==> flow/design.v <==
module full_adder 
#(
    parameter DATA_WIDTH = 2
) 
(
    input  logic [DATA_WIDTH - 1:0] i_input1,
    input  logic [DATA_WIDTH - 1:0] i_input2,
    input  logic                    i_cin,
    output logic [DATA_WIDTH - 1:0] o_sum,
    output logic                    o_cout
);
    assign {o_cout, o_sum} = i_input1 + i_input2 + {1'b0, i_cin};
endmodule
module counter 
(
    input logic i_clk,
    input logic i_arstn,
    input logic i_valid,
    output logic [3:0] o_count
);
    always_ff @(posedge i_clk, negedge i_arstn) begin
        if (~ i_arstn) 
            o_count <= '0;
        else if (o_count == 4'd12)
            o_count <= '0;
        else if (i_valid)
            o_count <= o_count + 4'b1;
    end
endmodule
module i2b
(
    input  logic       i_clk,
    input  logic       i_arstn,
    input  logic       i_valid,
    input  logic       i_a,
    input  logic       i_b,
    output logic [1:0] o_sum,
    output logic       o_a,
    output logic       o_b
);
    logic s_a_ff1;
    logic s_a_ff2;
    logic s_b_ff1;
    logic s_b_ff2;
    logic s_A0;
    logic s_A1;
    logic s_B0;
    logic s_B1;
    logic s_carry_out;
    logic s_carry_in;
    assign s_A0 = s_a_ff1 & s_b_ff2;
    assign s_A1 = i_a     & s_b_ff2;
    assign s_B0 = s_a_ff2 & s_b_ff1;
    assign s_B1 = s_a_ff1 & s_b_ff1;
    always_ff @(posedge i_clk, negedge i_arstn) begin
        if (~ i_arstn) begin
            s_a_ff1    <= 1'b0;
            s_a_ff2    <= 1'b0;
            s_b_ff1    <= 1'b0;
            s_b_ff2    <= 1'b0;
            s_carry_in <= 1'b0;
        end
        else if (i_valid) begin
            s_a_ff1    <= i_a;
            s_a_ff2    <= s_a_ff1;
            s_b_ff1    <= i_b;
            s_b_ff2    <= s_b_ff1;
            s_carry_in <= s_carry_out;
        end
    end
    full_adder FA1 (
        .i_input1 ( {s_A1, s_A0} ),
        .i_input2 ( {s_B1, s_B0} ),
        .i_cin    ( s_carry_in   ),
        .o_sum    ( o_sum        ),
        .o_cout   ( s_carry_out  )
    );
    assign o_a = s_a_ff2;
    assign o_b = s_b_ff2;
endmodule
module t2b
(
    input  logic        i_clk,
    input  logic        i_arstn,
    input  logic        i_valid,
    input  logic        i_a,
    input  logic        i_b,
    output logic [1:0] o_sum,
    output logic       o_b
);
    logic s_a_ff1;
    logic s_b_ff1;
    logic s_A0;
    logic s_A1;
    logic s_B0;
    logic s_B1;
    logic s_carry_out;
    logic s_carry_in;
    assign s_A0 = s_a_ff1 & s_b_ff1;
    assign s_A1 = i_a     & s_b_ff1;
    assign s_B0 = 1'b0;
    assign s_B1 = s_a_ff1 & i_b;
    always_ff @(posedge i_clk, negedge i_arstn) begin
        if (~ i_arstn) begin
            s_a_ff1    <= 1'b0;
            s_b_ff1    <= 1'b0;
            s_carry_in <= 1'b0;
        end
        else if (i_valid) begin
            s_a_ff1    <= i_a;
            s_b_ff1    <= i_b;
            s_carry_in <= s_carry_out;
        end
    end
    full_adder FA0 (
        .i_input1 ( {s_A1, s_A0} ),
        .i_input2 ( {s_B1, s_B0} ),
        .i_cin    ( s_carry_in   ),
        .o_sum    ( o_sum        ),
        .o_cout   ( s_carry_out  )
    );
    assign o_b = s_b_ff1;
endmodule
module serial_mul
#(
    parameter DATA_WIDTH = 8    
)
(
    input  logic       i_clk,
    input  logic       i_arstn,
    input  logic       i_valid,
    input  logic       i_a,
    input  logic       i_b,
    output logic [1:0] o_product
);
    localparam N_OF_I2B = 1 + (DATA_WIDTH - 4)/2;  
    localparam N_OF_2FA = N_OF_I2B;                
    logic [1:0] s_i2b_sum [N_OF_I2B - 1:0];
    logic [1:0] s_t2b_sum;
    logic s_a [N_OF_I2B - 1:0];
    logic s_b [N_OF_I2B - 1:0];
    logic unused_s_b_i2b_out;
    logic [N_OF_2FA - 1:0] s_carry_in;
    logic [N_OF_2FA - 1:0] s_carry_out;
    logic [1:0] s_adder_sum_0;
    logic [1:0] s_adder_sum_1;
    logic [1:0] s_adder_sum_2;
    i2b I2B0 (
        .i_clk   ( i_clk              ),
        .i_arstn ( i_arstn            ),
        .i_valid ( i_valid            ),
        .i_a     ( i_a                ),
        .i_b     ( s_b[0]             ),
        .o_sum   ( s_i2b_sum[0]       ),
        .o_a     ( s_a[0]             ),
        .o_b     ( unused_s_b_i2b_out )
    );
    genvar i;
    generate
        for (i = 0; i < N_OF_I2B - 1; i++) begin : i2b_multipier
            i2b I2B_MODULE (
                .i_clk   ( i_clk            ),
                .i_arstn ( i_arstn          ),
                .i_valid ( i_valid          ),
                .i_a     ( s_a[i]           ),
                .i_b     ( s_b[i + 1]       ),
                .o_sum   ( s_i2b_sum[i + 1] ),
                .o_a     ( s_a[i + 1]       ),
                .o_b     ( s_b[i]           )
            );
        end
    endgenerate
    t2b T2B0 (
        .i_clk   ( i_clk             ),
        .i_arstn ( i_arstn           ),
        .i_valid ( i_valid           ),
        .i_a     ( s_a[N_OF_I2B - 1] ),
        .i_b     ( i_b               ),
        .o_sum   ( s_t2b_sum         ),
        .o_b     ( s_b[N_OF_I2B - 1] )
    );
    full_adder FA0_0 (
        .i_input1 ( s_i2b_sum[0]   ),
        .i_input2 ( s_i2b_sum[1]   ),
        .i_cin    ( s_carry_in[0]  ),
        .o_sum    ( s_adder_sum_0  ),
        .o_cout   ( s_carry_out[0] )
    );
    full_adder FA0_3 (
        .i_input1 ( s_i2b_sum[2]   ),
        .i_input2 ( s_t2b_sum      ),
        .i_cin    ( s_carry_in[1]  ),
        .o_sum    ( s_adder_sum_1  ),
        .o_cout   ( s_carry_out[1] )
    );
    full_adder FA1_0 (
        .i_input1 ( s_adder_sum_0  ),
        .i_input2 ( s_adder_sum_1  ),
        .i_cin    ( s_carry_in[2]  ),
        .o_sum    ( s_adder_sum_2  ),
        .o_cout   ( s_carry_out[2] )
    );
    always_ff @( posedge i_clk, negedge i_arstn ) begin
        if ( ~ i_arstn ) 
            s_carry_in <= '0;
        else if (i_valid) 
            s_carry_in <= s_carry_out;
    end
    assign o_product = s_adder_sum_2;
endmodule
module conv_top
#(
    parameter DATA_WIDTH  = 8,
    parameter KERNEL_SIZE = 25
)
(
    input  logic                     i_clk,
    input  logic                     i_arstn,
	input  logic                     i_arstn_perf,
	input  logic                     i_enable_count2,
    input  logic                     i_ready,
    input  logic                     i_valid,
    input  logic [KERNEL_SIZE - 1:0] i_bit_X,
    input  logic [KERNEL_SIZE - 1:0] i_bit_K,
    output logic [              1:0] o_conv,
    output logic                     o_ready,
    output logic                     o_valid,
	output logic [             31:0] o_perf_cycle_count,
	output logic [             31:0] o_perf_cycle_count2
);
    logic [3:0] s_count;
    logic s_valid_data_in;
    logic s_valid_data_out;
	logic [KERNEL_SIZE - 1:0] s_bit_X_delayed;
	logic [KERNEL_SIZE - 1:0] s_bit_K_delayed;
    logic [1:0] s_product [KERNEL_SIZE - 1:0];
    localparam N_OF_2FA = KERNEL_SIZE - 1;
    logic [N_OF_2FA - 1:0] s_carry_in;
    logic [N_OF_2FA - 1:0] s_carry_out;
    always_ff @(posedge i_clk, negedge i_arstn) begin
        if (~ i_arstn) begin
            s_bit_X_delayed <= '0;
            s_bit_K_delayed <= '0;
        end
        else if (s_valid_data_in) begin
            s_bit_X_delayed <= i_bit_X;
            s_bit_K_delayed <= i_bit_K;
        end
    end
    genvar i;
    generate
        for (i = 0; i < KERNEL_SIZE; i++) begin : serial_multipier
            serial_mul #(
                .DATA_WIDTH ( DATA_WIDTH )
            ) S_MUL0 (
                .i_clk     ( i_clk              ),
                .i_arstn   ( i_arstn            ),
                .i_valid   ( s_valid_data_in    ),
                .i_a       ( s_bit_X_delayed[i] ),
                .i_b       ( s_bit_K_delayed[i] ),
                .o_product ( s_product[i]       )
            );
        end
    endgenerate
    counter COUNT0 (
        .i_clk   ( i_clk           ),
        .i_arstn ( i_arstn         ),
        .i_valid ( s_valid_data_in ),
        .o_count ( s_count         )
    );
	assign s_valid_data_out = (s_count >= 4'd5) & (s_count <= 4'd12);
	always_ff @(posedge i_clk, negedge i_arstn_perf) begin
	    if (~ i_arstn_perf)
		    o_perf_cycle_count <= 32'b0;
		else if (s_valid_data_in)
		    o_perf_cycle_count <= o_perf_cycle_count + 32'b1;
	end
	always_ff @(posedge i_clk, negedge i_arstn_perf) begin
	     if (~ i_arstn_perf)
		    o_perf_cycle_count2 <= 32'b0;
		else if (i_enable_count2)
		    o_perf_cycle_count2 <= o_perf_cycle_count2 + 32'b1;
	end
    logic [1:0] s_sum_0;
    logic [1:0] s_sum_1;
    logic [1:0] s_sum_2;
    logic [1:0] s_sum_3;
    logic [1:0] s_sum_4;
    logic [1:0] s_sum_5;
    logic [1:0] s_sum_6;
    logic [1:0] s_sum_7;
    logic [1:0] s_sum_8;
    logic [1:0] s_sum_9;
    logic [1:0] s_sum_10;
    logic [1:0] s_sum_11;
    logic [1:0] s_sum_12;
    logic [1:0] s_sum_13;
    logic [1:0] s_sum_14;
    logic [1:0] s_sum_15;
    logic [1:0] s_sum_16;
    logic [1:0] s_sum_17;
    logic [1:0] s_sum_18;
    logic [1:0] s_sum_19;
    logic [1:0] s_sum_20;
    logic [1:0] s_sum_21;
    logic [1:0] s_sum_22;
    logic [1:0] s_sum_23;
    full_adder FA0_0 (
        .i_input1 ( s_product[0]    ),
        .i_input2 ( s_product[1]    ),
        .i_cin    ( s_carry_in[0]   ),
        .o_sum    ( s_sum_0         ),
        .o_cout   ( s_carry_out[0]  )
    );
    full_adder FA0_1 (
        .i_input1 ( s_product[2]    ),
        .i_input2 ( s_product[3]    ),
        .i_cin    ( s_carry_in[1]   ),
        .o_sum    ( s_sum_1         ),
        .o_cout   ( s_carry_out[1]  )
    );
    full_adder FA0_2 (
        .i_input1 ( s_product[4]    ),
        .i_input2 ( s_product[5]    ),
        .i_cin    ( s_carry_in[2]   ),
        .o_sum    ( s_sum_2         ),
        .o_cout   ( s_carry_out[2]  )
    );
    full_adder FA0_3 (
        .i_input1 ( s_product[6]    ),
        .i_input2 ( s_product[7]    ),
        .i_cin    ( s_carry_in[3]   ),
        .o_sum    ( s_sum_3         ),
        .o_cout   ( s_carry_out[3]  )
    );
    full_adder FA0_4 (
        .i_input1 ( s_product[8]    ),
        .i_input2 ( s_product[9]    ),
        .i_cin    ( s_carry_in[4]   ),
        .o_sum    ( s_sum_4         ),
        .o_cout   ( s_carry_out[4]  )
    );
    full_adder FA0_5 (
        .i_input1 ( s_product[10]   ),
        .i_input2 ( s_product[11]   ),
        .i_cin    ( s_carry_in[5]   ),
        .o_sum    ( s_sum_5         ),
        .o_cout   ( s_carry_out[5]  )
    );
    full_adder FA0_6 (
        .i_input1 ( s_product[12]   ),
        .i_input2 ( s_product[13]   ),
        .i_cin    ( s_carry_in[6]   ),
        .o_sum    ( s_sum_6         ),
        .o_cout   ( s_carry_out[6]  )
    );
    full_adder FA0_7 (
        .i_input1 ( s_product[14]   ),
        .i_input2 ( s_product[15]   ),
        .i_cin    ( s_carry_in[7]   ),
        .o_sum    ( s_sum_7         ),
        .o_cout   ( s_carry_out[7]  )
    );
    full_adder FA0_8 (
        .i_input1 ( s_product[16]   ),
        .i_input2 ( s_product[17]   ),
        .i_cin    ( s_carry_in[8]   ),
        .o_sum    ( s_sum_8         ),
        .o_cout   ( s_carry_out[8]  )
    );
    full_adder FA0_9 (
        .i_input1 ( s_product[18]   ),
        .i_input2 ( s_product[19]   ),
        .i_cin    ( s_carry_in[9]   ),
        .o_sum    ( s_sum_9         ),
        .o_cout   ( s_carry_out[9]  )
    );
    full_adder FA0_10 (
        .i_input1 ( s_product[20]   ),
        .i_input2 ( s_product[21]   ),
        .i_cin    ( s_carry_in[10]  ),
        .o_sum    ( s_sum_10        ),
        .o_cout   ( s_carry_out[10] )
    );
    full_adder FA0_11 (
        .i_input1 ( s_product[22]   ),
        .i_input2 ( s_product[23]   ),
        .i_cin    ( s_carry_in[11]  ),
        .o_sum    ( s_sum_11        ),
        .o_cout   ( s_carry_out[11] )
    );
    logic [1:0] s_last;
    assign s_last = s_product[24];  
    full_adder FA1_0 (
        .i_input1 ( s_sum_0         ),
        .i_input2 ( s_sum_1         ),
        .i_cin    ( s_carry_in[12]  ),
        .o_sum    ( s_sum_12        ),
        .o_cout   ( s_carry_out[12] )
    );
    full_adder FA1_1 (
        .i_input1 ( s_sum_2         ),
        .i_input2 ( s_sum_3         ),
        .i_cin    ( s_carry_in[13]  ),
        .o_sum    ( s_sum_13        ),
        .o_cout   ( s_carry_out[13] )
    );
    full_adder FA1_2 (
        .i_input1 ( s_sum_4         ),
        .i_input2 ( s_sum_5         ),
        .i_cin    ( s_carry_in[14]  ),
        .o_sum    ( s_sum_14        ),
        .o_cout   ( s_carry_out[14] )
    );
    full_adder FA1_3 (
        .i_input1 ( s_sum_6         ),
        .i_input2 ( s_sum_7         ),
        .i_cin    ( s_carry_in[15]  ),
        .o_sum    ( s_sum_15        ),
        .o_cout   ( s_carry_out[15] )
    );
    full_adder FA1_4 (
        .i_input1 ( s_sum_8         ),
        .i_input2 ( s_sum_9         ),
        .i_cin    ( s_carry_in[16]  ),
        .o_sum    ( s_sum_16        ),
        .o_cout   ( s_carry_out[16] )
    );
    full_adder FA1_5 (
        .i_input1 ( s_sum_10        ),
        .i_input2 ( s_sum_11        ),
        .i_cin    ( s_carry_in[17]  ),
        .o_sum    ( s_sum_17        ),
        .o_cout   ( s_carry_out[17] )
    );
    full_adder FA2_0 (
        .i_input1 ( s_sum_12        ),
        .i_input2 ( s_sum_13        ),
        .i_cin    ( s_carry_in[18]  ),
        .o_sum    ( s_sum_18        ),
        .o_cout   ( s_carry_out[18] )
    );
    full_adder FA2_1 (
        .i_input1 ( s_sum_14        ),
        .i_input2 ( s_sum_15        ),
        .i_cin    ( s_carry_in[19]  ),
        .o_sum    ( s_sum_19        ),
        .o_cout   ( s_carry_out[19] )
    );
    full_adder FA2_2 (
        .i_input1 ( s_sum_16        ),
        .i_input2 ( s_sum_17        ),
        .i_cin    ( s_carry_in[20]  ),
        .o_sum    ( s_sum_20        ),
        .o_cout   ( s_carry_out[20] )
    );
    full_adder FA3_0 (
        .i_input1 ( s_sum_18        ),
        .i_input2 ( s_sum_19        ),
        .i_cin    ( s_carry_in[21]  ),
        .o_sum    ( s_sum_21        ),
        .o_cout   ( s_carry_out[21] )
    );
    full_adder FA3_1 (
        .i_input1 ( s_sum_20        ),
        .i_input2 ( s_last          ),  
        .i_cin    ( s_carry_in[22]  ),
        .o_sum    ( s_sum_22        ),
        .o_cout   ( s_carry_out[22] )
    );
    full_adder FA4_0 (
        .i_input1 ( s_sum_21        ),
        .i_input2 ( s_sum_22        ),
        .i_cin    ( s_carry_in[23]  ),
        .o_sum    ( s_sum_23        ),  
        .o_cout   ( s_carry_out[23] )
    );
    assign o_conv = s_sum_23;
    always_ff @( posedge i_clk, negedge i_arstn ) begin
        if ( ~ i_arstn ) 
            s_carry_in <= '0;
        else if (s_valid_data_in) 
            s_carry_in <= s_carry_out;
    end
    typedef enum logic [2:0] {
        IDLE      = 3'd0,
        READ      = 3'd1,
        WAIT_RES  = 3'd2,
        READ_DONE = 3'd3,
        WRITE     = 3'd4,
        WRITE_DONE = 3'd5
    } state_t;
    state_t PS;
    state_t NS;
    always_ff @(posedge i_clk, negedge i_arstn) begin
        if (~ i_arstn)
            PS <= IDLE;
        else
            PS <= NS;
    end
    always_comb begin
        NS = PS;
        case (PS)
            IDLE: 
				if (i_valid) 
				    NS = READ;
            READ:   NS = WAIT_RES;
            WAIT_RES: 
				if (s_valid_data_out)
				    NS = WRITE;
                else
					NS = READ_DONE;
            READ_DONE: 
				if (~ i_valid)
				     NS = IDLE;
            WRITE:
				if (~ i_ready)
				    NS = WRITE_DONE;
            WRITE_DONE: 
				if (i_ready)
				    NS = IDLE;
            default: 
				    NS = PS;
        endcase
    end
    always_comb begin
        s_valid_data_in = 1'b0;
        o_ready         = 1'b0;
        o_valid         = 1'b0;
        case (PS)
            IDLE : o_ready         = 1'b1;
            READ : s_valid_data_in = 1'b1; 
            WRITE: o_valid         = 1'b1;
            default: begin
                s_valid_data_in = 1'b0;
                o_ready         = 1'b0;
                o_valid         = 1'b0;
            end
        endcase
    end
endmodule
==> flow/run.sh <==
#!/bin/bash
# the make line also repeats each setting of config.mk as NAME=value (left out here)
make -C /OpenROAD-flow-scripts/flow DESIGN_CONFIG=/design/flow/config.mk WORK_HOME=/design/flow/orfs CLKGATE_MAP_FILE= finish
==> flow/config.mk <==
export PLATFORM = sky130hd
export DESIGN_NAME = conv_top
export DESIGN_NICKNAME = conv_top
export VERILOG_FILES = /design/flow/design.v
export SDC_FILE = /design/flow/constraint.sdc
export NUM_CORES = 4
export LEC_CHECK = 0
export ABC_AREA = 1
export CAP_MARGIN = 20
export CORE_MARGIN = 4
export CORE_UTILIZATION = 62
export CTS_CLUSTER_DIAMETER = 117
export GPL_TIMING_DRIVEN = 0
export MAX_ROUTING_LAYER = met4
export MIN_ROUTING_LAYER = met2
export PLACE_DENSITY_LB_ADDON = 0.08
export SLEW_MARGIN = 20
==> flow/constraint.sdc <==
create_clock -name core_clock -period 8.53 [get_ports {i_clk}]
set_input_delay 1.7060 -clock core_clock [delete_from_list [all_inputs] [get_ports {i_clk}]]
set_output_delay 1.7060 -clock core_clock [all_outputs]
set_load 0.01 [all_outputs]
==> impl_metrics.toml, run 1 <==
# synthesis and place-and-route metrics
[place]
hpwl_um = 63400
place.gp.congestion = 0.855
io_buffers = 123

[synth]
synth-cells-yosys = 4157
yosysTopAreaCellShare_pct = 45.1
synth.distinct_cells = 37
largest_area_cell = "dfrtp_1"
simple_gate_share_pct = 18.3
yosys.area_share.adder_pct = 21.1
synthCells = 4157
edf_count = 0
top_cells_by_count = "1,590 x nand2_1, 752 x inv_1, 672 x dfrtp_1, 373 x fa_1, 258 x o21ai_0"
yosys_area_um2 = 37300
synth_flops = 673
yosysWarnings = 9
mux_area_share_pct = 0
xor_share_pct = 0.822
flop_cell = "dfrtp_1"
synthTopLogicFamily = "adder cells"
ys_seq_share_pct = 45.1
synth-async-reset-ratio_pct = 100
postSynthAreaPerCell_um2 = 8.97
area_leaders = "dfrtp_1 45%, fa_1 20%, nand2_1 16%"
syn_area_um2 = 37300
synth_nets = 4617
most_common_cell = "nand2_1"
synthAoiAreaFrac_pct = 5.34

[worst_setup_path]
crit_arrival_ns = 6.42
cpLargestDelayFamily = "adder cells"
end_kind = "output pin"
crit_chain = "nand2_1 > inv_1 > fa_1 > inv_1 > fa_1 > inv_1 > fa_1 > fa_1 > fa_1 > fa_1 > fa_1 > inv_1 > fa_1 > inv_1 > fa_1 > dlymetal6s2s_1"
cp.depth = 16
reg2regPathDepth = 17
crit_slowest_cell = "fa_1"
cp_common_cell = "fa_1"
r2r-end = "s_carry_in[23]$_DFFE_PN0P_"
reg2reg_from = "serial_multipier[17].S_MUL0.I2B0.s_a_ff1$_DFFE_PN0P_"
crit_path_start_kind = "flip-flop"
path_buffers = 6
rrSetupSlack_ns = 2.92
path_class = "flip-flop to output pin"
cp_max_fo = 4
max_stage_delay_ns = 0.59
crit_required_ns = 6.82
critPathCapture = "o_conv[1]"
crit_start = "serial_multipier[17].S_MUL0.I2B0.s_a_ff1$_DFFE_PN0P_"

[power_and_ir_drop]
switching_power_mw = 7.02
comb_power_mw = 7.94
cellInternalPower_mw = 9.13
p_leak_nw = 23.7
seqPwrFrac_pct = 30.2
maxPowerGroup = "combinational cells"
switching_share_pct = 43.5
pwr-share-clk_pct = 20.6
p_total_mw = 16.2
power_frac_comb_pct = 49.2
seq_power_mw = 4.89
ir_drop_v = 0.000989
p_per_area_nw_per_um2 = 383
clk-power_mw = 3.33

[global_route]
grt_pass1_vias = 41800
grt-ovfl-total = 0
antenna_found_initial = 0
grt_first_pass_wirelength_um = 152000
grt_max_degree = 95
grt_usage_pct = 46.3

[clock_tree]
cts_hold_buffers = 0
htree_levels = 3
cts.sinks = 673
clockBufferDepth = 3
cts_buffers = 74
cts_tree = "yes"
root_buffer = "clkbuf_16"
worstSkewPairLatency_ns = 0.65
cts.clk_slew.worst_paths_ns = 0.06

[timing]
period_minus_slack_ns = 8.13
max_freq_ghz = 0.123
fin_skew_ns = 0.0165
period_used_pct = 95.3
fin_setup_tns_ns = 0
rsz0062_at_grt = "false"
slew_headroom_pct = 16.8
hold_slack_ns = 0.398
hold_viol = 0
finalMaxSlewViolations = 0
finalSetupViolations = 0
worst_pin_slew_ns = 1.25

[floorplanning]
die_area_um2 = 64200
die_w_um = 253
die_h_um = 253
io_pins = 124
rows = 89
fp_util_pct = 63.0
core_um2 = 59200

[detailed_routing]
drt_iter0_drc = 7599
viasPerCell = 7.29
ant_nets = 0
firstDrtPassIters = 50
drc = 2
avgRoutedWirePerCell_um = 18.2
wl_um = 94500
vias = 37800

[outcome]
run_status = "complete, but fails checks"
check.faults = "design-rule violations"

[run]
maxCapViolCount = 0
warnings = 29

[finish]
finalCoreUtilization_pct = 71.2
layout.nets = 4826
syn2layout_area_growth_pct = 13.1

[worst_hold_path]
worstHoldStart = "PS[3]$_DFF_PN0_"
whs_path_depth = 0
min_to = "PS[2]$_DFF_PN0_"
hold_path.class = "flip-flop to flip-flop"
stage by stage:
stage | setup slack [ns] | area, µm² | instances
after floorplan | 1.63 | 37300 | 4157
after global placement | -22.02 | 39500 | 5053
after detailed placement | 0.784 | 39700 | 5061
after CTS | 0.0573 | 42100 | 5190
after global routing | 0.230 | 42200 | 5192
final | 0.401 | 42200 | 5194
timing repair:
item	CTS	global route
setup endpoints to repair	0	1
buffers inserted	0	0
resized	0	4
hold endpoints to repair	0	0
cell type report:
type / instances / area (µm²)
Antenna cell: 2 / 5.00
Buffer: 137 / 659
Clock buffer: 110 / 2190
Clock inverter: 19 / 234
Fill cell: 4578 / 17100
Inverter: 755 / 2840
Multi-Input combinational cell: 2592 / 17000
Sequential cell: 673 / 16800
Tap cell: 773 / 967
Timing Repair Buffer: 133 / 1480
per-layer routing:
layer | track usage, % | part of all wire [%] | routed length [µm] | vias up
li1 | - | - | - | 12600
met1 | - | 0 | 0 | 14300
met2 | 54.5 | 49 | 46500 | 9731
met3 | 58.8 | 39 | 36900 | 1263
met4 | 10.7 | 12 | 11100 | 0
met5 | - | 0 | 0 | -
==> inputs of run 2 (changes only) <==
Settings changed: CORE_MARGIN 4 to 2, CORE_UTILIZATION 62 to 72, CTS_CLUSTER_DIAMETER 117 to default, CTS_CLUSTER_SIZE from default to 10, GPL_TIMING_DRIVEN 0 to default, MAX_ROUTING_LAYER met4 to default, MIN_ROUTING_LAYER met2 to default, PLACE_DENSITY_LB_ADDON 0.08 to default, SETUP_SLACK_MARGIN from default to 0.64.
Clock period 8.53 ns to 4.99 ns, I/O delays scaled along.
==> impl_metrics.toml, run 2 <==
# synthesis and place-and-route metrics
[worst_setup_path]
rrSetupSlack_ns = -0.56
crit_chain = "nand2_1 > inv_1 > fa_1 > inv_2 > fa_1 > inv_1 > fa_1 > inv_2 > fa_1 > inv_2 > fa_2 > inv_2 > fa_2 > inv_2 > fa_2 > fa_2 > fa_1 > buf_6"
cp.depth = 18
reg2regPathDepth = 19
end_kind = "output pin"
crit_path_start_kind = "flip-flop"
r2r-end = "s_carry_in[23]$_DFFE_PN0P_"
crit_slowest_cell = "fa_2"
max_stage_delay_ns = 0.59
path_class = "flip-flop to output pin"
crit_start = "serial_multipier[11].S_MUL0.I2B0.s_a_ff2$_DFFE_PN0P_"
critPathCapture = "o_conv[1]"
crit_arrival_ns = 6.13
reg2reg_from = "serial_multipier[11].S_MUL0.I2B0.s_a_ff2$_DFFE_PN0P_"
cpLargestDelayFamily = "adder cells"
cp_max_fo = 2
path_buffers = 8
crit_required_ns = 3.99

[timing]
finalSetupViolations = 3
max_freq_ghz = 0.140
setup_ws_ns = -2.14
rsz0062_at_grt = "true"
hold_viol = 0
fin_skew_ns = 0.0131
finalMaxSlewViolations = 0
slew_headroom_pct = 25.0
worst_pin_slew_ns = 1.12
period_used_pct = 143
period_minus_slack_ns = 7.13

[synth]
syn_area_um2 = 37300
synthTopLogicFamily = "adder cells"
yosys_area_um2 = 37300
simple_gate_share_pct = 18.3
synth_flops = 673
synth-cells-yosys = 4157
ys_seq_share_pct = 45.1
most_common_cell = "nand2_1"
flop_cell = "dfrtp_1"
synth_nets = 4617
mux_area_share_pct = 0
synth.distinct_cells = 37
synthCells = 4157
top_cells_by_count = "1,590 x nand2_1, 752 x inv_1, 672 x dfrtp_1, 373 x fa_1, 258 x o21ai_0"
xor_share_pct = 0.822
edf_count = 0
postSynthAreaPerCell_um2 = 8.97
synth-async-reset-ratio_pct = 100
synthAoiAreaFrac_pct = 5.34
largest_area_cell = "dfrtp_1"
yosysWarnings = 9
yosys.area_share.adder_pct = 21.1
area_leaders = "dfrtp_1 45%, fa_1 20%, nand2_1 16%"
yosysTopAreaCellShare_pct = 45.1

[power_and_ir_drop]
maxPowerGroup = "combinational cells"
pwr-share-clk_pct = 17.2
seqPwrFrac_pct = 27.5
switching_share_pct = 40.9
switching_power_mw = 11.8
power_frac_comb_pct = 55.4
seq_power_mw = 7.92
comb_power_mw = 16.0
ir_drop_v = 0.00197
p_per_area_nw_per_um2 = 655
clk-power_mw = 4.95
p_leak_nw = 25.0
cellInternalPower_mw = 17.1

[clock_tree]
root_buffer = "clkbuf_16"
worstSkewPairLatency_ns = 0.61
htree_levels = 3
cts_buffers = 78
cts_hold_buffers = 0
cts.sinks = 673
cts.clk_slew.worst_paths_ns = 0.05
clockBufferDepth = 3
cts_tree = "yes"

[detailed_routing]
avgRoutedWirePerCell_um = 14.2
viasPerCell = 5.15
wl_um = 75700
firstDrtPassIters = 6
vias = 27400
n_antenna_cell = 0
drc = 0
ant_nets = 0
drt_iter0_drc = 1935

[finish]
finalInstanceArea_um2 = 44100
layout.nets = 5092
syn2layout_area_growth_pct = 18.1
fillCellCount = 2888
finalCoreUtilization_pct = 85.9

[place]
hpwl_um = 49500
pre_cts_ws_ns = -1.41
postPlaceCellArea_um2 = 41900
place.gp.congestion = 0.864
io_buffers = 123

[global_route]
grt_first_pass_wirelength_um = 131000
grt_util_met3_pct = 4.55
grt_max_degree = 266
grt_usage_pct = 29.9
grt_pass1_vias = 28700
antenna_found_initial = 0
grt_use_met1_pct = 39.5
grt.busiest_layer = "met2"
met2_usage_pct = 52.4
grt-ovfl-total = 0

[worst_hold_path]
hold_path.class = "primary input to async pin"

[run]
warnings = 48
maxCapViolCount = 0

[floorplanning]
die_h_um = 232
die_w_um = 232
core_um2 = 51300
io_pins = 124
die_area_um2 = 53700
fp_util_pct = 72.7
rows = 83

[outcome]
run_status = "complete, but fails checks"
check.faults = "negative setup slack"
[run 2: metrics by stage]
stage / hold slack, ns / setup TNS (ns) / power [mW] / cells
3_5_place_dp: 0.463 / -2.89 / 22.8 / 5226
2_1_floorplan: 0.374 / -1.97 / 16.3 / 4157
5_1_grt: 0.500 / -4.93 / 31.1 / 5330
6_report: 0.449 / -4.44 / 28.8 / 5330
4_1_cts: 0.476 / -4.14 / 29.0 / 5326
3_3_place_gp: 0.460 / -2.74 / 22.2 / 5226
[run 2: area by class of cell]
class | instances | area (µm²) | area share [%]
Clock buffer | 92 | 2040 | 4.62
Sequential cell | 673 | 16800 | 38.2
Inverter | 755 | 2850 | 6.47
Multi-Input combinational cell | 2592 | 17000 | 38.6
Tap cell | 680 | 851 | 1.93
Timing Repair Buffer | 532 | 4400 | 10.0
Clock inverter | 6 | 52.6 | 0.119
[run 2: per-layer routing]
metal,part of all wire (%),routed length (µm)
met5,0,0
met4,2.4,1820
met3,3.7,2840
met2,52,39400
met1,42,31600
[run 2: repair_timing]
| action | CTS | global route |
|---|---|---|
| endpoints found under the setup margin | 5 | 7 |
| gates resized | 14 | 19 |
| pin swaps | 11 | 29 |
| setup buffers | 2 | 4 |
==> inputs of run 3 (changes only) <==
Settings changed: ABC_AREA 1 to default, CAP_MARGIN 20 to 0, CTS_CLUSTER_DIAMETER from default to 400, PLACE_DENSITY_LB_ADDON from default to 0.19, SETUP_SLACK_MARGIN 0.64 to 0.57.
Clock period 4.99 ns to 5.59 ns, I/O delays scaled along.
==> impl_metrics.toml, run 3 <==
# synthesis and place-and-route metrics
[place]
place.gp.congestion = 0.785
dp.cells = 3721
io_buffers = 123
hpwl_um = 47200
postPlaceCellArea_um2 = 40600

[detailed_routing]
firstDrtPassIters = 5
top_layer = "met4"
drc = 0
met1_length_um = 27000
vias = 21200
wl_um = 70300
drt_iter0_drc = 1064
ant_nets = 0
dr_wl_met3_um = 2460
viasPerCell = 5.55
avgRoutedWirePerCell_um = 18.4
wl_met2_um = 38600

[synth]
synth_nets = 3106
area_leaders = "dfrtp_1 47%, fa_1 21%, mux2_2 16%"
yosys.area_share.adder_pct = 21.8
yosysWarnings = 9
synth.distinct_cells = 32
synth-async-reset-ratio_pct = 100
simple_gate_share_pct = 8.94
yosysTopAreaCellShare_pct = 46.6
largest_area_cell = "dfrtp_1"
top_cells_by_count = "672 x dfrtp_1, 525 x mux2_2, 373 x fa_1, 324 x and2_1, 239 x inv_1"
synth_flops = 673
edf_count = 0
syn_area_um2 = 36100
synthTopLogicFamily = "adder cells"
synthCells = 2646
xor_share_pct = 1.53
postSynthAreaPerCell_um2 = 13.6
yosys_area_um2 = 36100
synthAoiAreaFrac_pct = 1.23
ys_seq_share_pct = 46.6
flop_cell = "dfrtp_1"
most_common_cell = "dfrtp_1"
mux_area_share_pct = 16.4
synth-cells-yosys = 2646

[worst_setup_path]
crit_slowest_cell = "fa_1"
cpLargestDelayFamily = "adder cells"
crit_chain = "and2_4 > fa_1 > inv_1 > fa_1 > inv_1 > fa_1 > fa_1 > inv_2 > fa_1 > inv_2 > fa_2 > fa_1 > inv_2 > fa_1 > inv_1 > fa_1 > buf_6"
critPathCapture = "o_conv[1]"
crit_required_ns = 4.47
cp.depth = 17
reg2regPathDepth = 17
crit_start = "serial_multipier[21].S_MUL0.I2B0.s_b_ff2$_DFFE_PN0P_"
path_buffers = 7
cp_max_fo = 2
crit_arrival_ns = 6.10
end_kind = "output pin"
max_stage_delay_ns = 0.56
r2r-end = "s_carry_in[23]$_DFFE_PN0P_"
cp_common_cell = "fa_1"
crit_path_start_kind = "flip-flop"
reg2reg_from = "serial_multipier[21].S_MUL0.I2B0.s_b_ff2$_DFFE_PN0P_"
path_class = "flip-flop to output pin"
rrSetupSlack_ns = -0.07

[floorplanning]
fp_util_pct = 72.4
die_w_um = 228
io_pins = 124
die_area_um2 = 52000
rows = 82
die_h_um = 228
core_um2 = 49900

[timing]
finalMaxSlewViolations = 0
hold_slack_ns = 0.475
fin_skew_ns = 0.0203
rsz0062_at_grt = "true"
period_used_pct = 129
slew_headroom_pct = 15.0
period_minus_slack_ns = 7.22
setup_ws_ns = -1.63
worst_pin_slew_ns = 1.28
hold_viol = 0
finalSetupViolations = 3
max_freq_ghz = 0.139

[clock_tree]
clockBufferDepth = 3
root_buffer = "clkbuf_16"
cts.clk_slew.worst_paths_ns = 0.05
cts_buffers = 77
cts_tree = "yes"
cts.sinks = 673
cts_hold_buffers = 0
htree_levels = 3
worstSkewPairLatency_ns = 0.61

[global_route]
grt-ovfl-total = 0
grt_first_pass_wirelength_um = 121000
antenna_found_initial = 5
grt_pass1_vias = 24800
grt_max_degree = 216
grt_usage_pct = 28.7

[power_and_ir_drop]
maxPowerGroup = "combinational cells"
p_per_area_nw_per_um2 = 640
ir_drop_v = 0.00142
seqPwrFrac_pct = 26.1
cellInternalPower_mw = 16.8
switching_power_mw = 10.6
pwr-share-clk_pct = 15.8
seq_power_mw = 7.14
switching_share_pct = 38.6
comb_power_mw = 15.9
power_frac_comb_pct = 58.1
clk-power_mw = 4.33
p_leak_nw = 21.4

[outcome]
check.faults = "negative setup slack"
run_status = "complete, but fails checks"

[finish]
fin_cells = 3825
finalInstanceArea_um2 = 42800
layout.nets = 3600
syn2layout_area_growth_pct = 18.6

[run]
maxCapViolCount = 0
warnings = 50

[worst_hold_path]
worstHoldStart = "o_perf_cycle_count2[31]$_DFFE_PN0P_"
whs_path_depth = 1
min_to = "o_perf_cycle_count2[31]$_DFFE_PN0P_"
hold_path.class = "flip-flop to flip-flop"
-- run 3: metal layers --
layer / vias up / global-route usage (%)
li1: 9506 / -
met1: 11100 / 35.1
met2: 418 / 52.4
met3: 182 / 4.74
met4: 0 / 9.42
met5: - / 0
-- run 3: cell type report --
type	count	area, µm²
diodes	5	12.5
clock buffers	85	2000
clock inverters	2	17.5
fillers	2405	7060
inverters	239	897
multi-input cells	1656	18100
flip-flops and latches	673	16800
well taps	672	841
repair buffers	493	4090
-- run 3: what timing repair did --
action / 4_1_cts / 5_1_grt
pin swaps: 20 / 40
buffers inserted: 4 / 8
setup endpoints to repair: 4 / 5
gates resized: 28 / 33
-- run 3: through the flow --
step	setup TNS (ns)	total power, mW	setup WS, ns	util, %
2_1_floorplan	-0.950	15.4	-0.653	-
3_3_place_gp	-2.46	19.7	-1.40	81.4
3_5_place_dp	-2.72	20.7	-1.51	81.4
4_1_cts	-2.95	27.2	-1.64	85.6
5_1_grt	-3.32	29.2	-1.76	85.8
6_report	-2.92	27.4	-1.63	85.9
==> inputs of run 4 (changes only) <==
Settings changed: CAP_MARGIN 0 to 20, CORE_UTILIZATION 72 to 28, CTS_CLUSTER_DIAMETER 400 to default, CTS_CLUSTER_SIZE 10 to default, PLACE_DENSITY_LB_ADDON 0.19 to default, SETUP_SLACK_MARGIN 0.57 to default.
Clock period 5.59 ns to 13.5 ns, I/O delays scaled along.
==> impl_metrics.toml, run 4 <==
# synthesis and place-and-route metrics
[clock_tree]
htree_levels = 3
postCtsSetupBuffers = 0
cts_tree = "yes"
cts_resized = 0
cts_buffers = 82
cts_hold_buffers = 0
clockBufferDepth = 3
worstSkewPairLatency_ns = 0.63
cts.sinks = 673
root_buffer = "clkbuf_16"
cts.clk_slew.worst_paths_ns = 0.05

[global_route]
grt_usage_pct = 9.53
grt-ovfl-total = 0
grt_first_pass_wirelength_um = 105000
grt_pass1_vias = 20800
antenna_found_initial = 5
grt_max_degree = 197

[worst_setup_path]
path_class = "flip-flop to output pin"
reg2reg_from = "serial_multipier[11].S_MUL0.I2B0.s_a_ff1$_DFFE_PN0P_"
crit_required_ns = 10.80
critPathCapture = "o_conv[1]"
path_buffers = 7
crit_arrival_ns = 6.73
cp.depth = 17
rrSetupSlack_ns = 7.83
r2r-end = "s_carry_in[23]$_DFFE_PN0P_"
crit_start = "serial_multipier[11].S_MUL0.I2B0.s_a_ff1$_DFFE_PN0P_"
max_stage_delay_ns = 0.66
reg2regPathDepth = 17
cp_common_cell = "fa_1"
crit_path_start_kind = "flip-flop"
cp_max_fo = 4
crit_chain = "and2_1 > fa_1 > inv_1 > fa_1 > inv_1 > fa_1 > inv_1 > fa_1 > inv_1 > fa_1 > inv_1 > fa_1 > inv_1 > fa_1 > fa_1 > fa_1 > clkdlybuf4s50_1"
crit_slowest_cell = "fa_1"
end_kind = "output pin"
cpLargestDelayFamily = "adder cells"

[timing]
finalMaxSlewViolations = 0
finalSetupViolations = 0
fin_setup_tns_ns = 0
period_used_pct = 69.9
slew_headroom_pct = 31.5
hold_viol = 0
fin_skew_ns = 0.0161
worst_pin_slew_ns = 1.03
max_freq_ghz = 0.106
period_minus_slack_ns = 9.43
setup_ws_ns = 4.07
hold_slack_ns = 0.469
rsz0062_at_grt = "false"

[floorplanning]
die_w_um = 363
io_pins = 124
rows = 131
die_h_um = 363
die_area_um2 = 132000
core_um2 = 128000
fp_util_pct = 28.2

[detailed_routing]
ant_nets = 0
vias = 19100
avgRoutedWirePerCell_um = 13.3
viasPerCell = 4.22
firstDrtPassIters = 4
wl_um = 60000
drc = 0
drt_iter0_drc = 821

[power_and_ir_drop]
ir_drop_v = 0.000652
switching_power_mw = 4.14
seqPwrFrac_pct = 28.6
power_frac_comb_pct = 50.0
seq_power_mw = 3.08
cellInternalPower_mw = 6.63
p_per_area_nw_per_um2 = 256
clk-power_mw = 2.31
switching_share_pct = 38.4
pwr-share-clk_pct = 21.4
p_leak_nw = 20.0
comb_power_mw = 5.38
maxPowerGroup = "combinational cells"

[worst_hold_path]
worstHoldStart = "o_perf_cycle_count[31]$_DFFE_PN0P_"
whs_path_depth = 1
min_to = "o_perf_cycle_count[31]$_DFFE_PN0P_"
hold_path.class = "flip-flop to flip-flop"

[synth]
synthAoiAreaFrac_pct = 1.23
xor_share_pct = 1.53
synth_flops = 673
synth-cells-yosys = 2646
synth-async-reset-ratio_pct = 100
area_leaders = "dfrtp_1 47%, fa_1 21%, mux2_2 16%"
syn_area_um2 = 36100
yosysWarnings = 9
synth.distinct_cells = 32
flop_cell = "dfrtp_1"
synth_nets = 3106
postSynthAreaPerCell_um2 = 13.6
yosys_area_um2 = 36100
yosysTopAreaCellShare_pct = 46.6
synthTopLogicFamily = "adder cells"
simple_gate_share_pct = 8.94
ys_seq_share_pct = 46.6
yosys.area_share.adder_pct = 21.8
largest_area_cell = "dfrtp_1"
synthCells = 2646
mux_area_share_pct = 16.4
edf_count = 0
most_common_cell = "dfrtp_1"
top_cells_by_count = "672 x dfrtp_1, 525 x mux2_2, 373 x fa_1, 324 x and2_1, 239 x inv_1"

[run]
maxCapViolCount = 0
warnings = 41

[finish]
fillCellCount = 12600
syn2layout_area_growth_pct = 16.6
fin_cells = 4518
layout.nets = 3249

[outcome]
run_status = "timing/DRC/antenna clean"

[place]
place.gp.congestion = 0.747
dp.cells = 4367
io_buffers = 123
pre_cts_ws_ns = 4.68
hpwl_um = 40300
run 4: layout make-up:
cell class / count / area, µm² / area share [%]
inverters: 239 / 897 / 2.13
well taps: 1662 / 2080 / 4.94
clock buffers: 120 / 2510 / 5.96
clock inverters: 30 / 373 / 0.886
repair buffers: 137 / 1390 / 3.29
flip-flops and latches: 673 / 16800 / 40.0
multi-input cells: 1656 / 18000 / 42.8
diodes: 1 / 2.50 / 0.00594
run 4: through the flow:
step                      utilization (%)  total power, mW  area (µm²)
final                                32.9             10.8       42100
after global routing                 32.9             11.8       42100
after CTS                            32.9             11.1       42100
after detailed placement             30.7             8.76       39200
after global placement               30.7             8.58       39200
after floorplan                         -             6.56       36100
run 4: metal layers:
layer | track usage, % | vias up | share of wire [%]
met2 | 15.1 | 237 | 45
met5 | 0 | - | 0.10
met4 | 3.18 | 10 | 2.4
li1 | - | 8882 | -
met1 | 12.9 | 9822 | 48
met3 | 2.11 | 111 | 4.6
==> inputs of run 5 (changes only) <==
Settings changed: CORE_UTILIZATION 28 to 70, CTS_CLUSTER_DIAMETER from default to 29, CTS_CLUSTER_SIZE from default to 27, HOLD_SLACK_MARGIN from default to -0.09, SETUP_SLACK_MARGIN from default to 1.34.
Clock period 13.5 ns to 5.05 ns, I/O delays scaled along.
==> impl_metrics.toml, run 5 <==
# synthesis and place-and-route metrics
[power_and_ir_drop]
pwr-share-clk_pct = 27.7
cellInternalPower_mw = 22.7
ir_drop_v = 0.00342
seqPwrFrac_pct = 22.3
p_leak_nw = 22.9
clk-power_mw = 9.87
comb_power_mw = 17.8
seq_power_mw = 7.95
p_per_area_nw_per_um2 = 769
switching_power_mw = 12.8
p_total_mw = 35.6
maxPowerGroup = "combinational cells"
switching_share_pct = 36.1
power_frac_comb_pct = 49.9

[timing]
finalMaxSlewViolations = 0
hold_slack_ns = 0.364
hold_viol = 0
period_used_pct = 142
fin_setup_tns_ns = -4.45
setup_ws_ns = -2.13
period_minus_slack_ns = 7.18
max_freq_ghz = 0.139
fin_skew_ns = 0.0253
finalSetupViolations = 3
rsz0062_at_grt = "true"
worst_pin_slew_ns = 1.24
slew_headroom_pct = 17.5

[clock_tree]
htree_levels = 4
clockBufferDepth = 3
cts_hold_buffers = 0
cts_tree = "yes"
worstSkewPairLatency_ns = 0.73
cts_buffers = 151
cts.sinks = 673
root_buffer = "clkbuf_16"
cts.clk_slew.worst_paths_ns = 0.04

[floorplanning]
io_pins = 124
die_h_um = 231
rows = 83
die_w_um = 231
die_area_um2 = 53400
core_um2 = 51200
fp_util_pct = 70.5

[outcome]
check.faults = "negative setup slack"
run_status = "complete, but fails checks"

[detailed_routing]
viasPerCell = 5.45
ant_nets = 0
wl_um = 74700
avgRoutedWirePerCell_um = 18.5
vias = 21900
drc = 0
drt_iter0_drc = 1246
firstDrtPassIters = 5

[place]
pre_cts_ws_ns = -1.88
dp.cells = 3734
io_buffers = 123
hpwl_um = 43400
place.gp.congestion = 0.783

[worst_setup_path]
crit_chain = "and2_4 > fa_2 > fa_2 > inv_1 > fa_1 > inv_1 > fa_2 > fa_2 > fa_2 > inv_2 > fa_2 > fa_2 > inv_2 > fa_1 > buf_6"
cp.depth = 15
crit_path_start_kind = "flip-flop"
path_class = "flip-flop to output pin"
max_stage_delay_ns = 0.58
path_buffers = 5
cp_max_fo = 2
end_kind = "output pin"
crit_required_ns = 4.04
r2r-end = "s_carry_in[23]$_DFFE_PN0P_"
critPathCapture = "o_conv[1]"
rrSetupSlack_ns = -0.58
crit_arrival_ns = 6.17
cpLargestDelayFamily = "adder cells"
reg2regPathDepth = 15
crit_slowest_cell = "fa_2"
cp_common_cell = "fa_2"

[synth]
yosys_area_um2 = 36100
simple_gate_share_pct = 8.94
xor_share_pct = 1.53
synthCells = 2646
area_leaders = "dfrtp_1 47%, fa_1 21%, mux2_2 16%"
syn_area_um2 = 36100
top_cells_by_count = "672 x dfrtp_1, 525 x mux2_2, 373 x fa_1, 324 x and2_1, 239 x inv_1"
yosysTopAreaCellShare_pct = 46.6
ys_seq_share_pct = 46.6
yosys.area_share.adder_pct = 21.8
synth_nets = 3106
synth.distinct_cells = 32
edf_count = 0
synth-async-reset-ratio_pct = 100
flop_cell = "dfrtp_1"
synthTopLogicFamily = "adder cells"
synth-cells-yosys = 2646
synth_flops = 673
most_common_cell = "dfrtp_1"
synthAoiAreaFrac_pct = 1.23
mux_area_share_pct = 16.4
largest_area_cell = "dfrtp_1"
postSynthAreaPerCell_um2 = 13.6
yosysWarnings = 9

[global_route]
grt_first_pass_wirelength_um = 126000
grt-ovfl-total = 0
antenna_found_initial = 2
grt_usage_pct = 30.1
grt_max_degree = 204
grt_pass1_vias = 25500

[worst_hold_path]
hold_path.class = "primary input to async pin"

[run]
maxCapViolCount = 0
warnings = 49

[finish]
fin_cells = 4029
syn2layout_area_growth_pct = 28.2
layout.nets = 3680
-- run 5: final cells by class --
class                   instances  area [µm²]
clock inverters                82        1040
multi-input cells            1656       18300
fillers                      1954        4910
repair buffers                499        4170
diodes                          1        2.50
well taps                     680         851
inverters                     239         897
clock buffers                 199        4190
flip-flops and latches        673       16800
-- run 5: what timing repair did --
action | in CTS | in global routing
gates resized | 96 | 43
pin swaps | 73 | 46
setup endpoints to repair | 14 | 14
endpoints found under the hold margin | 0 | 0
setup buffers | 6 | 7
-- run 5: per-stage QoR --
| step | util, % | instance area [µm²] |
|---|---|---|
| after floorplan | - | 36200 |
| after global placement | 79.6 | 40700 |
| after detailed placement | 79.6 | 40700 |
| after CTS | 90.2 | 46200 |
| after global routing | 90.4 | 46300 |
| final | 90.4 | 46300 |
-- run 5: routing by layer --
metal | track usage [%] | wire length, µm | vias up
met5 | 0 | 16 | -
met4 | 11.2 | 2130 | 2
met3 | 5.60 | 2600 | 171
met2 | 54.8 | 41300 | 428
met1 | 35.5 | 28700 | 11500
li1 | - | - | 9807
==> inputs of run 6 (changes only) <==
Settings changed: ABC_AREA from default to 1, CAP_MARGIN 20 to 10, CORE_UTILIZATION 70 to 40, CTS_CLUSTER_DIAMETER 29 to 369, CTS_CLUSTER_SIZE 27 to 26, GPL_TIMING_DRIVEN from default to 0, HOLD_SLACK_MARGIN -0.09 to -0.1, MAX_ROUTING_LAYER from default to met4, SETUP_SLACK_MARGIN 1.34 to default.
Clock period 5.05 ns to 12.0 ns, I/O delays scaled along.
==> impl_metrics.toml, run 6 <==
# synthesis and place-and-route metrics
[worst_setup_path]
cp.depth = 18
crit_chain = "nand2_1 > inv_1 > fa_1 > fa_1 > inv_1 > fa_1 > inv_1 > fa_1 > inv_1 > fa_1 > inv_1 > fa_1 > fa_1 > inv_1 > fa_1 > inv_1 > fa_1 > clkdlybuf4s50_1"
crit_arrival_ns = 6.82
max_stage_delay_ns = 0.61
rrSetupSlack_ns = 6.41
cpLargestDelayFamily = "adder cells"
cp_max_fo = 4
path_class = "flip-flop to output pin"
path_buffers = 8
crit_required_ns = 9.60
crit_slowest_cell = "fa_1"
critPathCapture = "o_conv[1]"
reg2regPathDepth = 19
r2r-end = "s_carry_in[23]$_DFFE_PN0P_"
crit_path_start_kind = "flip-flop"
cp_common_cell = "fa_1"
end_kind = "output pin"

[timing]
period_used_pct = 76.9
finalSetupViolations = 0
finalMaxSlewViolations = 0
hold_viol = 0
fin_skew_ns = 0.0200
slew_headroom_pct = 22.6
period_minus_slack_ns = 9.22
max_freq_ghz = 0.108
fin_setup_tns_ns = 0
worst_pin_slew_ns = 1.16
rsz0062_at_grt = "false"

[power_and_ir_drop]
seq_power_mw = 3.44
p_per_area_nw_per_um2 = 253
comb_power_mw = 5.78
clk-power_mw = 1.17
switching_share_pct = 45.2
p_total_mw = 10.4
ir_drop_v = 0.00111
switching_power_mw = 4.70
pwr-share-clk_pct = 11.2
maxPowerGroup = "combinational cells"
cellInternalPower_mw = 5.69
power_frac_comb_pct = 55.6
seqPwrFrac_pct = 33.1
p_leak_nw = 22.8

[floorplanning]
fp_util_pct = 40.2
die_w_um = 309
die_h_um = 309
core_um2 = 92900
io_pins = 124
rows = 112
die_area_um2 = 95700

[synth]
postSynthAreaPerCell_um2 = 8.97
syn_area_um2 = 37300
synth-cells-yosys = 4157
ys_seq_share_pct = 45.1
synth_nets = 4617
synth_flops = 673
yosysWarnings = 9
synthTopLogicFamily = "adder cells"
xor_share_pct = 0.822
flop_cell = "dfrtp_1"
edf_count = 0
area_leaders = "dfrtp_1 45%, fa_1 20%, nand2_1 16%"
most_common_cell = "nand2_1"
synth-async-reset-ratio_pct = 100
mux_area_share_pct = 0
synth.distinct_cells = 37
yosys_area_um2 = 37300
largest_area_cell = "dfrtp_1"
yosysTopAreaCellShare_pct = 45.1
synthCells = 4157
top_cells_by_count = "1,590 x nand2_1, 752 x inv_1, 672 x dfrtp_1, 373 x fa_1, 258 x o21ai_0"
synthAoiAreaFrac_pct = 5.34
yosys.area_share.adder_pct = 21.1
simple_gate_share_pct = 18.3

[place]
dp.cells = 5542
hpwl_um = 66500
place.gp.congestion = 0.836
io_buffers = 123
postPlaceCellArea_um2 = 40300

[clock_tree]
worstSkewPairLatency_ns = 0.64
htree_levels = 1
cts_hold_buffers = 0
cts.clk_slew.worst_paths_ns = 0.11
postCtsSetupBuffers = 0
root_buffer = "clkbuf_16"
cts_tree = "yes"
cts_buffers = 29
cts_resized = 0
cts.sinks = 673
clockBufferDepth = 3

[detailed_routing]
viasPerCell = 4.69
avgRoutedWirePerCell_um = 16.6
wl_um = 92400
drt_iter0_drc = 1938
drc = 0
vias = 26200
firstDrtPassIters = 5
ant_nets = 0

[run]
maxCapViolCount = 0
warnings = 29

[global_route]
grt_max_degree = 96
grt_usage_pct = 20.7
grt_first_pass_wirelength_um = 150000
grt-ovfl-total = 0
grt_pass1_vias = 26700
antenna_found_initial = 3

[finish]
finalCoreUtilization_pct = 44.2
fin_cells = 5573
fillCellCount = 9113
finalInstanceArea_um2 = 41100
layout.nets = 4779
syn2layout_area_growth_pct = 10.1

[worst_hold_path]
worstHoldStart = "PS[3]$_DFF_PN0_"
whs_path_depth = 0
min_to = "PS[2]$_DFF_PN0_"
hold_path.class = "flip-flop to flip-flop"

[outcome]
run_status = "timing/DRC/antenna clean"
[run 6: layout make-up]
class	count	area (µm²)	share of cell area, %
plain buffers	137	661	1.61
clock buffers	29	726	1.77
well taps	1254	1570	3.82
flip-flops and latches	673	16800	41.0
repair buffers	131	1450	3.54
clock inverters	1	5.00	0.0122
multi-input cells	2592	17000	41.3
inverters	755	2840	6.91
diodes	1	2.50	0.00609
[run 6: per-stage QoR]
stage / hold slack (ns) / setup WS (ns)
floorplan: 0.374 / 4.41
finish: 0.403 / 2.78
global placement: 0.382 / -20.16
detailed placement: 0.385 / 3.43
global route: 0.429 / 2.59
CTS: 0.406 / 2.71
[run 6: layer usage]
layer | up-vias | track usage [%] | wire length [µm] | share of wire [%]
li1 | 12500 | - | - | -
met1 | 13100 | 28.3 | 41700 | 45
met2 | 489 | 33.5 | 43800 | 47
met3 | 91 | 2.53 | 4570 | 5.0
met4 | 0 | 4.38 | 2290 | 2.5
met5 | - | - | 0 | 0
==> inputs of run 7 (changes only) <==
Settings changed: ABC_AREA 1 to default, CAP_MARGIN 10 to 20, CORE_ASPECT_RATIO from default to 0.5, CORE_UTILIZATION 40 to 72, CTS_CLUSTER_DIAMETER 369 to 371, CTS_CLUSTER_SIZE 26 to 10, GPL_TIMING_DRIVEN 0 to default, HOLD_SLACK_MARGIN -0.1 to default, MAX_ROUTING_LAYER met4 to default, PLACE_DENSITY from default to 0.35, SETUP_SLACK_MARGIN from default to 0.57.
Clock period 12.0 ns to 5.59 ns, I/O delays scaled along.
==> impl_metrics.toml, run 7 <==
# synthesis and place-and-route metrics
[outcome]
run_status = "complete, but fails checks"
check.faults = "negative setup slack"

[timing]
hold_slack_ns = 0.475
period_used_pct = 128
finalSetupViolations = 3
setup_ws_ns = -1.58
max_freq_ghz = 0.139
hold_viol = 0
fin_setup_tns_ns = -2.75
period_minus_slack_ns = 7.17
worst_pin_slew_ns = 1.18
finalMaxSlewViolations = 0
rsz0062_at_grt = "true"
fin_skew_ns = 0.0187
slew_headroom_pct = 21.1

[place]
dp.cells = 3692
pre_cts_ws_ns = -1.55
io_buffers = 123
hpwl_um = 44100
place.gp.congestion = 0.771

[synth]
synth-cells-yosys = 2646
ys_seq_share_pct = 46.6
synth.distinct_cells = 32
mux_area_share_pct = 16.4
synth_flops = 673
area_leaders = "dfrtp_1 47%, fa_1 21%, mux2_2 16%"
edf_count = 0
synth-async-reset-ratio_pct = 100
most_common_cell = "dfrtp_1"
synth_nets = 3106
yosysWarnings = 9
flop_cell = "dfrtp_1"
yosysTopAreaCellShare_pct = 46.6
largest_area_cell = "dfrtp_1"
syn_area_um2 = 36100
simple_gate_share_pct = 8.94
synthTopLogicFamily = "adder cells"
yosys.area_share.adder_pct = 21.8
synthCells = 2646
top_cells_by_count = "672 x dfrtp_1, 525 x mux2_2, 373 x fa_1, 324 x and2_1, 239 x inv_1"
xor_share_pct = 1.53
postSynthAreaPerCell_um2 = 13.6
yosys_area_um2 = 36100
synthAoiAreaFrac_pct = 1.23

[worst_setup_path]
end_kind = "output pin"
crit_chain = "and2_4 > fa_1 > inv_1 > fa_1 > inv_2 > fa_1 > fa_1 > inv_1 > fa_1 > inv_1 > fa_2 > fa_1 > inv_2 > fa_1 > inv_2 > fa_1 > buf_6"
cp.depth = 17
crit_path_start_kind = "flip-flop"
rrSetupSlack_ns = -0.01
cp_common_cell = "fa_1"
crit_required_ns = 4.47
max_stage_delay_ns = 0.58
cpLargestDelayFamily = "adder cells"
path_class = "flip-flop to output pin"
critPathCapture = "o_conv[1]"
r2r-end = "s_carry_in[23]$_DFFE_PN0P_"
cp_max_fo = 2
crit_slowest_cell = "fa_1"
reg2regPathDepth = 17
reg2reg_from = "serial_multipier[21].S_MUL0.I2B0.s_b_ff2$_DFFE_PN0P_"
crit_start = "serial_multipier[21].S_MUL0.I2B0.s_b_ff2$_DFFE_PN0P_"
crit_arrival_ns = 6.06
path_buffers = 7

[detailed_routing]
firstDrtPassIters = 5
drt_iter0_drc = 1099
wl_um = 66500
avgRoutedWirePerCell_um = 17.6
ant_nets = 0
viasPerCell = 5.48
n_antenna_cell = 0
vias = 20700
drc = 0

[global_route]
grt_first_pass_wirelength_um = 115000
grt_use_met1_pct = 35.6
met2_usage_pct = 50.2
grt.busiest_layer = "met2"
grt_usage_pct = 27.7
grt_pass1_vias = 23700
antenna_found_initial = 0
grt_max_degree = 218
grt_util_met3_pct = 4.02
grt-ovfl-total = 0

[clock_tree]
cts_tree = "yes"
root_buffer = "clkbuf_16"
clockBufferDepth = 3
cts.clk_slew.worst_paths_ns = 0.05
worstSkewPairLatency_ns = 0.60
cts_buffers = 77
cts_hold_buffers = 0
htree_levels = 3
cts.sinks = 673

[worst_hold_path]
whs_path_depth = 1
min_to = "o_perf_cycle_count[31]$_DFFE_PN0P_"
hold_path.class = "flip-flop to flip-flop"
worstHoldStart = "o_perf_cycle_count[31]$_DFFE_PN0P_"

[finish]
fillCellCount = 2333
finalCoreUtilization_pct = 87.1
fin_cells = 3785
syn2layout_area_growth_pct = 18.2
layout.nets = 3586

[power_and_ir_drop]
power_frac_comb_pct = 57.1
clk-power_mw = 4.39
maxPowerGroup = "combinational cells"
seq_power_mw = 7.11
cellInternalPower_mw = 16.6
switching_power_mw = 10.2
switching_share_pct = 38.0
p_per_area_nw_per_um2 = 628
ir_drop_v = 0.00205
seqPwrFrac_pct = 26.5
p_leak_nw = 21.3
comb_power_mw = 15.3
pwr-share-clk_pct = 16.4

[floorplanning]
rows = 57
io_pins = 124
die_w_um = 321
die_area_um2 = 52100
die_h_um = 162
fp_util_pct = 73.7
core_um2 = 49000

[run]
warnings = 46
maxCapViolCount = 0
[run 7: timing repair]
item                                    4_1_cts  5_1_grt
endpoints found under the setup margin        4        5
pin swaps                                    38       13
cloned                                        0        0
gates resized                                34       12
buffers inserted                              1        3
[run 7: per-layer routing]
layer	routed length, µm	part of all wire [%]
met1	27800	42
met2	35400	53
met3	1880	2.8
met4	1370	2.1
met5	0	0
[run 7: layout make-up]
cell class / count / area (µm²) / share of cell area (%)
clock buffers: 88 / 2050 / 4.81
clock inverters: 1 / 8.76 / 0.0205
inverters: 239 / 900 / 2.11
multi-input cells: 1656 / 18100 / 42.4
flip-flops and latches: 673 / 16800 / 39.5
well taps: 649 / 812 / 1.90
repair buffers: 479 / 3980 / 9.33
[run 7: stage by stage]
stage          power, mW  cell area [µm²]
2_1_floorplan       15.4            36100
3_3_place_gp        19.6            40500
3_5_place_dp        20.3            40500
4_1_cts             27.0            42600
5_1_grt             28.7            42700
6_report            26.8            42700
==> inputs of run 8 (changes only) <==
Settings changed: CORE_ASPECT_RATIO 0.5 to default, CORE_UTILIZATION 72 to 70, CTS_CLUSTER_DIAMETER 371 to 141, CTS_CLUSTER_SIZE 10 to 27, PLACE_DENSITY 0.35 to default, SETUP_SLACK_MARGIN 0.57 to 0.59.
Clock period 5.59 ns to 5.32 ns, I/O delays scaled along.
==> impl_metrics.toml, run 8 <==
# synthesis and place-and-route metrics
[outcome]
run_status = "complete, but fails checks"
check.faults = "negative setup slack"

[worst_setup_path]
reg2regPathDepth = 17
crit_slowest_cell = "fa_1"
crit_required_ns = 4.26
r2r-end = "s_carry_in[23]$_DFFE_PN0P_"
cp_common_cell = "fa_2"
cpLargestDelayFamily = "adder cells"
critPathCapture = "o_conv[1]"
cp.depth = 17
path_class = "flip-flop to output pin"
cp_max_fo = 3
reg2reg_from = "serial_multipier[19].S_MUL0.I2B0.s_b_ff2$_DFFE_PN0P_"
crit_arrival_ns = 6.11
crit_start = "serial_multipier[19].S_MUL0.I2B0.s_b_ff2$_DFFE_PN0P_"
rrSetupSlack_ns = -0.26
crit_path_start_kind = "flip-flop"
end_kind = "output pin"
max_stage_delay_ns = 0.59
path_buffers = 7
crit_chain = "and2_4 > fa_1 > inv_2 > fa_2 > inv_1 > fa_2 > inv_1 > fa_2 > inv_1 > fa_2 > fa_1 > fa_1 > inv_2 > fa_1 > inv_2 > fa_2 > buf_6"

[place]
postPlaceCellArea_um2 = 40600
hpwl_um = 44200
place.gp.congestion = 0.762
io_buffers = 123
dp.cells = 3722
pre_cts_ws_ns = -1.71

[clock_tree]
cts.sinks = 673
cts_buffers = 28
htree_levels = 1
cts_hold_buffers = 0
root_buffer = "clkbuf_16"
worstSkewPairLatency_ns = 0.61
cts_tree = "yes"
clockBufferDepth = 3
cts.clk_slew.worst_paths_ns = 0.11

[synth]
yosys_area_um2 = 36100
synthCells = 2646
synth.distinct_cells = 32
synth_flops = 673
largest_area_cell = "dfrtp_1"
postSynthAreaPerCell_um2 = 13.6
most_common_cell = "dfrtp_1"
ys_seq_share_pct = 46.6
synthAoiAreaFrac_pct = 1.23
top_cells_by_count = "672 x dfrtp_1, 525 x mux2_2, 373 x fa_1, 324 x and2_1, 239 x inv_1"
syn_area_um2 = 36100
yosysWarnings = 9
synthTopLogicFamily = "adder cells"
yosysTopAreaCellShare_pct = 46.6
yosys.area_share.adder_pct = 21.8
synth-cells-yosys = 2646
flop_cell = "dfrtp_1"
synth-async-reset-ratio_pct = 100
mux_area_share_pct = 16.4
edf_count = 0
xor_share_pct = 1.53
simple_gate_share_pct = 8.94
area_leaders = "dfrtp_1 47%, fa_1 21%, mux2_2 16%"
synth_nets = 3106

[run]
maxCapViolCount = 0
warnings = 42

[timing]
fin_setup_tns_ns = -3.57
period_minus_slack_ns = 7.17
setup_ws_ns = -1.85
worst_pin_slew_ns = 1.00
period_used_pct = 135
finalMaxSlewViolations = 0
hold_viol = 0
finalSetupViolations = 3
fin_skew_ns = 0.0124
rsz0062_at_grt = "true"
slew_headroom_pct = 33.2
max_freq_ghz = 0.139

[power_and_ir_drop]
maxPowerGroup = "combinational cells"
ir_drop_v = 0.00253
switching_power_mw = 10.6
power_frac_comb_pct = 62.8
p_per_area_nw_per_um2 = 645
seq_power_mw = 7.41
clk-power_mw = 2.56
cellInternalPower_mw = 16.2
switching_share_pct = 39.5
p_leak_nw = 20.7
pwr-share-clk_pct = 9.6
seqPwrFrac_pct = 27.6
comb_power_mw = 16.8

[floorplanning]
io_pins = 124
rows = 83
die_h_um = 231
fp_util_pct = 70.5
die_w_um = 231
die_area_um2 = 53400
core_um2 = 51200

[detailed_routing]
viasPerCell = 5.33
n_antenna_cell = 0
avgRoutedWirePerCell_um = 16.2
drc = 0
wl_um = 61100
firstDrtPassIters = 7
vias = 20100
ant_nets = 0
drt_iter0_drc = 1113

[global_route]
antenna_found_initial = 0
grt_first_pass_wirelength_um = 106000
grt_pass1_vias = 22600
grt_max_degree = 200
grt_usage_pct = 24.3
grt-ovfl-total = 0

[finish]
finalCoreUtilization_pct = 81.2
syn2layout_area_growth_pct = 15.1
finalInstanceArea_um2 = 41600
layout.nets = 3542
fin_cells = 3773

[worst_hold_path]
hold_path.class = "primary input to async pin"
## run 8: per-layer routing
| metal | routed length [µm] | vias to the layer above | GRT usage (%) |
|---|---|---|---|
| met5 | 0 | - | 0 |
| met4 | 852 | 0 | 3.71 |
| met3 | 1310 | 58 | 2.10 |
| met2 | 32500 | 207 | 43.9 |
| met1 | 26500 | 10400 | 33.2 |
| li1 | - | 9413 | - |
## run 8: area by class of cell
type	count	area (µm²)
Clock buffer	41	781
Fill cell	2950	9640
Inverter	239	900
Multi-Input combinational cell	1656	18100
Sequential cell	673	16800
Tap cell	680	851
Timing Repair Buffer	484	4040
## run 8: per-stage QoR
step | hold WS (ns) | power [mW]
after floorplan | 0.349 | 16.3
after global placement | 0.461 | 20.8
after detailed placement | 0.465 | 22.1
after CTS | 0.480 | 26.6
after global routing | 0.501 | 28.7
final | 0.464 | 26.8
## run 8: what timing repair did
action,CTS,global route
setup endpoints to repair,5,5
buffers inserted,2,8
hold endpoints to repair,0,0
pin swaps,36,33
resized,40,29
Power is estimated from default activity; no workload was simulated.
